Design top, start of the top module:
module top (
  input  logic        clk,
  input  logic        rst_n,
  input  logic [15:0] setpoint,
  input  logic [15:0] feedback,
  input  logic [15:0] Kp,
  input  logic [15:0] Ki,
  input  logic [15:0] Kd,
  input  logic [15:0] clk_prescaler,
  output logic [15:0] control_signal
);
  pid_controller u_dut (
    .clk(clk),
    .rst_n(rst_n),
    .setpoint(setpoint),
    .feedback(feedback),
    .Kp(Kp),
    .Ki(Ki),
    .Kd(Kd),
    .clk_prescaler(clk_prescaler),
    .control_signal(control_signal)
  );
endmodule
Settings: LEC_CHECK=0, ABC_AREA=1, CAP_MARGIN=20, CELL_PAD_IN_SITES_GLOBAL_PLACEMENT=2, CORE_MARGIN=2, CORE_UTILIZATION=40, CTS_CLUSTER_DIAMETER=340, CTS_CLUSTER_SIZE=100, PLACE_DENSITY=0.86, SETUP_SLACK_MARGIN=-0.51, SLEW_MARGIN=20, TNS_END_PERCENT=15; clock period 12.5 ns.
run.sh (not shown) runs the stock make flow with config.mk's settings and CLKGATE_MAP_FILE=.
Then changed:
- CAP_MARGIN: 20 -> 40
- CELL_PAD_IN_SITES_GLOBAL_PLACEMENT: 2 -> default
- CORE_ASPECT_RATIO: default -> 1.57
- CORE_MARGIN: 2 -> 6
- CTS_CLUSTER_DIAMETER: 340 -> 177
- CTS_CLUSTER_SIZE: 100 -> 26
- GPL_ROUTABILITY_DRIVEN: default -> 0
- GPL_TIMING_DRIVEN: default -> 0
- PLACE_DENSITY: 0.86 -> default
- PLACE_DENSITY_LB_ADDON: default -> 0.15
- SETUP_SLACK_MARGIN: -0.51 -> default
- SLEW_MARGIN: 20 -> 0
- TNS_END_PERCENT: 15 -> 45
Area after synthesis does not change.
Non-clock buffer count increases by 26.
Synthesized cell count is unchanged.
Then changed:
- ABC_AREA: 1 -> 0
- CAP_MARGIN: 40 -> 20
- CELL_PAD_IN_SITES_GLOBAL_PLACEMENT: default -> 2
- CORE_ASPECT_RATIO: 1.57 -> default
- CORE_MARGIN: 6 -> 2
- CTS_CLUSTER_DIAMETER: 177 -> 340
- CTS_CLUSTER_SIZE: 26 -> 16
- GPL_ROUTABILITY_DRIVEN: 0 -> default
- GPL_TIMING_DRIVEN: 0 -> default
- PLACE_DENSITY: default -> 0.42
- PLACE_DENSITY_LB_ADDON: 0.15 -> default
- SETUP_SLACK_MARGIN: default -> -0.51
- SLEW_MARGIN: 0 -> 20
- TNS_END_PERCENT: 45 -> 15
After rerunning: Design area goes down by a few percent; via count goes down by about a fifth; fmax goes down by a few percent; register-to-register slack degrades by 0.91 ns.
Then changed:
- ABC_AREA: 0 -> 1
- CELL_PAD_IN_SITES_GLOBAL_PLACEMENT: 2 -> 3
- CORE_ASPECT_RATIO: default -> 0.5
- CTS_CLUSTER_DIAMETER: 340 -> 329
- CTS_CLUSTER_SIZE: 16 -> 100
- GPL_ROUTABILITY_DRIVEN: default -> 0
- PLACE_DENSITY: 0.42 -> 0.78
- SETUP_SLACK_MARGIN: -0.51 -> -1.24
- SLEW_MARGIN: 20 -> 0
- TNS_END_PERCENT: 15 -> 10
Outcome: Non-clock buffer count fell by 77; sequential share of layout area shrinks by 0.20 points; design area climbs by a few percent; routed wire length came out higher by about a fifth.

* * *

sierra:
top again, from the RTL that the note above started with.
// top
module top (
  input  logic        clk,
  input  logic        rst_n,
  input  logic [15:0] setpoint,
  input  logic [15:0] feedback,
  input  logic [15:0] Kp,
  input  logic [15:0] Ki,
  input  logic [15:0] Kd,
  input  logic [15:0] clk_prescaler,
  output logic [15:0] control_signal
);
  pid_controller u_dut (
    .clk(clk),
    .rst_n(rst_n),
    .setpoint(setpoint),
    .feedback(feedback),
    .Kp(Kp),
    .Ki(Ki),
    .Kd(Kd),
    .clk_prescaler(clk_prescaler),
    .control_signal(control_signal)
  );
endmodule
clock: 10.2 ns
lec_check: 0
cap_margin: 20
core_margin: 2
core_utilization: 72
cts_cluster_diameter: 36
cts_cluster_size: 88
max_routing_layer: met4
place_density_lb_addon: 0.03
setup_slack_margin: 2.97
slew_margin: 20
tns_end_percent: 5
Although sierra finished all stages, its layout failed final checks on setup timing.
Input changes introduced in ember (baseline for comparison: sierra):
- CTS_CLUSTER_DIAMETER now 335, was 36
- SETUP_SLACK_MARGIN now 1.36, was 2.97
==> results <==
- Comparing the two runs side by side, ember comes out ahead of sierra on global-route wire length before repair.
- Wire: ember routes less than sierra
- Diff ember and sierra: minimum setup slack in the final design higher in ember
- Not one of ember and sierra finished clean.
- ember completed end to end; final checks failed (setup timing).
- Re placeable core area: no difference whatsoever between ember and sierra.
- ember against sierra: global-route track usage on met1 fell by 0.50 points.
diff inputs: ember => harbor
- clearing TNS_END_PERCENT, which used to be 5
- clearing CTS_CLUSTER_DIAMETER, which used to be 335
- clearing MAX_ROUTING_LAYER, which used to be met4
- clearing CTS_CLUSTER_SIZE, which used to be 88
- clearing PLACE_DENSITY_LB_ADDON, which used to be 0.03
- clearing SETUP_SLACK_MARGIN, which used to be 1.36
- swapping 72 for 13 in CORE_UTILIZATION
- swapping 10.2 for 13.6 in the clock period (ns, I/O delays scaled along)
Findings:
Relative to ember, maximum fanout along the worst path has gone down in harbor. harbor ends up with lower maximum number of pins on one net before global-route repair than ember does. Density: harbor sparser than ember. The area added between synthesis and finish of harbor is higher than that of ember. In the reports for ember and harbor, the smaller met1 layer usage reported by global route belongs to harbor. Of ember and harbor, the run reporting the lower fraction of area in registers was harbor. harbor vs ember: smallest setup slack after layout up. harbor went all the way through the flow, and no timing, DRC or antenna check failed. Re combined area of the multi-input logic cells: ember was higher than harbor.

* * *

## try-delta
Starting RTL as in the previous note.
export LEC_CHECK = 0
export ABC_AREA = 0
export CAP_MARGIN = 20
export CORE_MARGIN = 2
export CORE_UTILIZATION = 70
export CTS_CLUSTER_DIAMETER = 354
export CTS_CLUSTER_SIZE = 15
export SETUP_SLACK_MARGIN = -0.4
export SLEW_MARGIN = 20
create_clock -name core_clock -period 5.35 [get_ports {clk}]
try-delta: complete, dirty (negative setup slack)
Setup changes, try-delta to try-fjord
Settings: a change of SETUP_SLACK_MARGIN from -0.4 to -0.6; a change of CTS_CLUSTER_SIZE from 15 to 22; a deleted ABC_AREA that had been 0; a deleted CTS_CLUSTER_DIAMETER that had been 354; a change of the clock period (ns, I/O delays scaled along) from 5.35 to 9.96.
Findings:
- [try-fjord] flow finished | final checks: failed | reasons: negative setup slack
- Share of the core filled with cells, try-delta and try-fjord: lower on try-fjord
- try-fjord vs try-delta: worst slew margin relative to its limit up
- From try-delta to try-fjord, hold-critical path depth did not move at all.
- try-fjord against try-delta: worst setup slack went up, total global routing track utilization went down, detailed-route wire length on metal 1 went down.
- The layout overhead on the synthesized area of try-fjord falls short of that of try-delta by 14 points.
> inputs changed (try-fjord -> try-garnet)
Settings: a change of CORE_UTILIZATION from 70 to 61; a deleted SETUP_SLACK_MARGIN that had been -0.6; a change of CTS_CLUSTER_SIZE from 22 to 100; a change of the clock period (ns, I/O delays scaled along) from 9.96 to 13.6.
Results
- try-garnet finished every step from synthesis to the final layout, and the layout passed the timing, DRC and antenna checks.
- In try-garnet, final-report setup violation count is lower than in try-fjord.
- Between try-fjord and try-garnet, the via count is lower for try-garnet.
- When the final numbers for try-fjord and try-garnet were put side by side, the core utilization of the finished layout turned out to be greater in try-fjord.
- Delta (try-garnet minus try-fjord): sequential share of layout area now sits higher; maximum single-stage delay on the critical path went up by 0.03 ns; via count of the first global-routing pass now smaller.
- try-garnet vs try-fjord, launch point of the critical path: feedback[0] vs setpoint[0]
- Area of the multi-input gates, try-garnet vs try-fjord: down by a few percent
For try-indigo, these inputs were changed with respect to try-garnet:
Settings: putting CORE_ASPECT_RATIO at 0.73 where nothing was set; swapping 61 for 48 in CORE_UTILIZATION; putting ABC_AREA at 0 where nothing was set; putting MAX_ROUTING_LAYER at met4 where nothing was set; swapping 20 for 10 in CAP_MARGIN; putting MIN_ROUTING_LAYER at met2 where nothing was set; swapping 2 for 7 in CORE_MARGIN; putting GPL_TIMING_DRIVEN at 0 where nothing was set; swapping 100 for 82 in CTS_CLUSTER_SIZE; putting GPL_ROUTABILITY_DRIVEN at 0 where nothing was set; putting CELL_PAD_IN_SITES_DETAIL_PLACEMENT at 2 where nothing was set.
==> comparison <==
- try-indigo: DPL-0033 in 4_1_cts -> run aborted
- Half-perimeter wire length after detailed placement, try-indigo and try-garnet, higher one = try-indigo.
- When the final numbers for try-indigo and try-garnet were put side by side, the minimum setup slack after placement turned out to be smaller in try-indigo.
- [try-indigo] die extent in y rose 2.3% relative to try-garnet
- Comparing try-indigo against try-garnet, there is no change at all in synthesized cell count.
- When try-indigo is measured against try-garnet, its number of placed instances with taps included turns out about 4% higher.
- try-indigo against try-garnet: placed cell area level, basic-gate share of the synthesized area counting and, or, nand and nor cells ~0 delta, total die area picked up an extra 40%, fraction of the core area occupied by cells at floorplan moved down.
